Design cpu, start of the top module:
module cpu 
	(output wire [7:0] address,
	 output wire [7:0] to_memory,
	 output wire write,
	 input wire [7:0] from_memory, 
     input wire clk, reset);
Settings: LEC_CHECK=0, CAP_MARGIN=20, CELL_PAD_IN_SITES_GLOBAL_PLACEMENT=3, CORE_MARGIN=2, CORE_UTILIZATION=31, CTS_CLUSTER_DIAMETER=335, CTS_CLUSTER_SIZE=40, MIN_ROUTING_LAYER=met1, PLACE_DENSITY_LB_ADDON=0.06, SETUP_SLACK_MARGIN=0.83, SLEW_MARGIN=20, TNS_END_PERCENT=60; clock period 4.67 ns.
run.sh (not shown) runs the stock make flow with config.mk's settings and CLKGATE_MAP_FILE=.
Next try:
CAP_MARGIN = 30   (was 20)
CELL_PAD_IN_SITES_GLOBAL_PLACEMENT = not set   (was 3)
CORE_UTILIZATION = 56   (was 31)
CTS_CLUSTER_DIAMETER = not set   (was 335)
CTS_CLUSTER_SIZE = not set   (was 40)
MIN_ROUTING_LAYER = not set   (was met1)
PLACE_DENSITY_LB_ADDON = not set   (was 0.06)
SETUP_SLACK_MARGIN = not set   (was 0.83)
TNS_END_PERCENT = not set   (was 60)
clock period = 8.0 ns   (was 4.67 ns; I/O delays follow)
Effect: The new run completed with no timing, DRC or antenna violations. Cell count is lower by 13%. Final area shrinks by about 7%. Worst setup slack gains 1.6 ns. Utilization is higher by 24 points. Power came out lower by 47%. Die area came out lower by about 44%. Sequential share of layout area went up by 1.3 points. Area after synthesis stays the same. Via count increases by 2.9%. First-iteration DRC count is higher by about 100%. Non-clock buffer count went down by 21.
Next try:
CAP_MARGIN = 20   (was 30)
CORE_ASPECT_RATIO = 0.5   (was not set)
CORE_UTILIZATION = 67   (was 56)
CTS_CLUSTER_DIAMETER = 339   (was not set)
CTS_CLUSTER_SIZE = 98   (was not set)
PLACE_DENSITY = 0.39   (was not set)
SLEW_MARGIN = 15   (was 20)
TNS_END_PERCENT = 5   (was not set)
The changed run completed with no timing, DRC or antenna violations. Worst hold slack stays flat. Power climbs by 4.7%. Clock power climbs by 67%. Cell area climbs by 1.1%. Global-route usage climbs by 6.1 points. Die area drops by 15%.

---

oak:
Starting RTL as in the previous note.
Settings: LEC_CHECK=0, CAP_MARGIN=20, CELL_PAD_IN_SITES_DETAIL_PLACEMENT=0, CORE_ASPECT_RATIO=0.5, CORE_MARGIN=2, CORE_UTILIZATION=45, CTS_CLUSTER_DIAMETER=339, CTS_CLUSTER_SIZE=10, MIN_ROUTING_LAYER=met1, PLACE_DENSITY=0.41, SLEW_MARGIN=20, TNS_END_PERCENT=15; clock period 8.14 ns.
Inputs modified between oak and pine:
Settings: CORE_UTILIZATION changed from 45 to 71; TNS_END_PERCENT removed (was 15); CTS_CLUSTER_SIZE removed (was 10); PLACE_DENSITY_LB_ADDON newly set to 0.05; PLACE_DENSITY removed (was 0.41); CORE_ASPECT_RATIO changed from 0.5 to 1.14; the clock period (ns, I/O delays scaled along) changed from 8.14 to 4.73.
Results
- pine went all the way through synthesis, placement and routing and the layout is clean on timing, DRC and antenna.
- Against oak, pine reports a count of plain and timing-repair buffers in the layout that is higher.
- Of the two values seen for global routing's busiest layer, met1 was produced by oak and met2 by pine.
- Global router's overall resource usage up 10 points in pine wrt oak
- Relative to oak, the power measured on pine has increased by more than half.
--- input diff pine..birch ---
Settings: removing PLACE_DENSITY_LB_ADDON (formerly 0.05); removing CTS_CLUSTER_DIAMETER (formerly 339); removing CORE_ASPECT_RATIO (formerly 1.14); removing CELL_PAD_IN_SITES_DETAIL_PLACEMENT (formerly 0); removing MIN_ROUTING_LAYER (formerly met1); changing CORE_UTILIZATION from 71 to 40; changing the clock period (ns, I/O delays scaled along) from 4.73 to 8.0.
==> comparison <==
Via count (birch vs. pine) decreases by a few percent
| first-iteration DRC count | birch vs pine | 0.99% lower |
Diff birch and pine: proportion of final cell area spent on non-clock buffers higher in pine
Against pine as the reference, birch delivers a higher die boundary width.

---

cpu again, from the RTL that the note above started with.
export LEC_CHECK = 0
export ABC_AREA = 1
export CAP_MARGIN = 20
export CELL_PAD_IN_SITES_DETAIL_PLACEMENT = 0
export CORE_ASPECT_RATIO = 0.93
export CORE_MARGIN = 2
export CORE_UTILIZATION = 72
export CTS_CLUSTER_DIAMETER = 199
export CTS_CLUSTER_SIZE = 15
export GPL_ROUTABILITY_DRIVEN = 0
export MIN_ROUTING_LAYER = met1
export PLACE_DENSITY_LB_ADDON = 0.05
export SETUP_SLACK_MARGIN = 0.29
export SLEW_MARGIN = 20
create_clock -name core_clock -period 3.09 [get_ports {clk}]
Edit:
ABC_AREA = unset   (was 1)
CELL_PAD_IN_SITES_DETAIL_PLACEMENT = unset   (was 0)
CORE_ASPECT_RATIO = unset   (was 0.93)
CTS_CLUSTER_DIAMETER = unset   (was 199)
CTS_CLUSTER_SIZE = unset   (was 15)
GPL_ROUTABILITY_DRIVEN = unset   (was 0)
MIN_ROUTING_LAYER = unset   (was met1)
PLACE_DENSITY = 0.65   (was unset)
PLACE_DENSITY_LB_ADDON = unset   (was 0.05)
SETUP_SLACK_MARGIN = unset   (was 0.29)
clock period = 3.38 ns   (was 3.09 ns; I/O delays follow)
After rerunning: With this change the flow ran to the end with violations: setup timing; final area stays flat; combinational power is higher by 13%; routed wire length rises by about 5%; critical path depth went down by 5; worst setup slack is worse by 0.24 ns.
Edit:
ABC_AREA = 1   (was unset)
CORE_ASPECT_RATIO = 0.92   (was unset)
CTS_CLUSTER_SIZE = 15   (was unset)
SETUP_SLACK_MARGIN = 0.26   (was unset)
clock period = 3.06 ns   (was 3.38 ns; I/O delays follow)
Outcome: The changed run produced a layout that fails on setup timing. Via count rises by a few percent. Setup slack improves by 0.10 ns. Cell area barely changes.
Edit:
CORE_ASPECT_RATIO = unset   (was 0.92)
CTS_CLUSTER_SIZE = unset   (was 15)
PLACE_DENSITY = unset   (was 0.65)
PLACE_DENSITY_LB_ADDON = 0.08   (was unset)
SETUP_SLACK_MARGIN = unset   (was 0.26)
clock period = 3.1 ns   (was 3.06 ns; I/O delays follow)
Result: This time the run completed with no timing, DRC or antenna violations; total power came out lower by 12%; worst setup slack improves by 0.069 ns; global-route usage came out lower by 0.98 points; sequential share of layout area came out higher by 0.84 points; core utilization came out lower by 6.2 points; sequential power came out lower by about 3%.
Power and IR drop assume default switching activity.
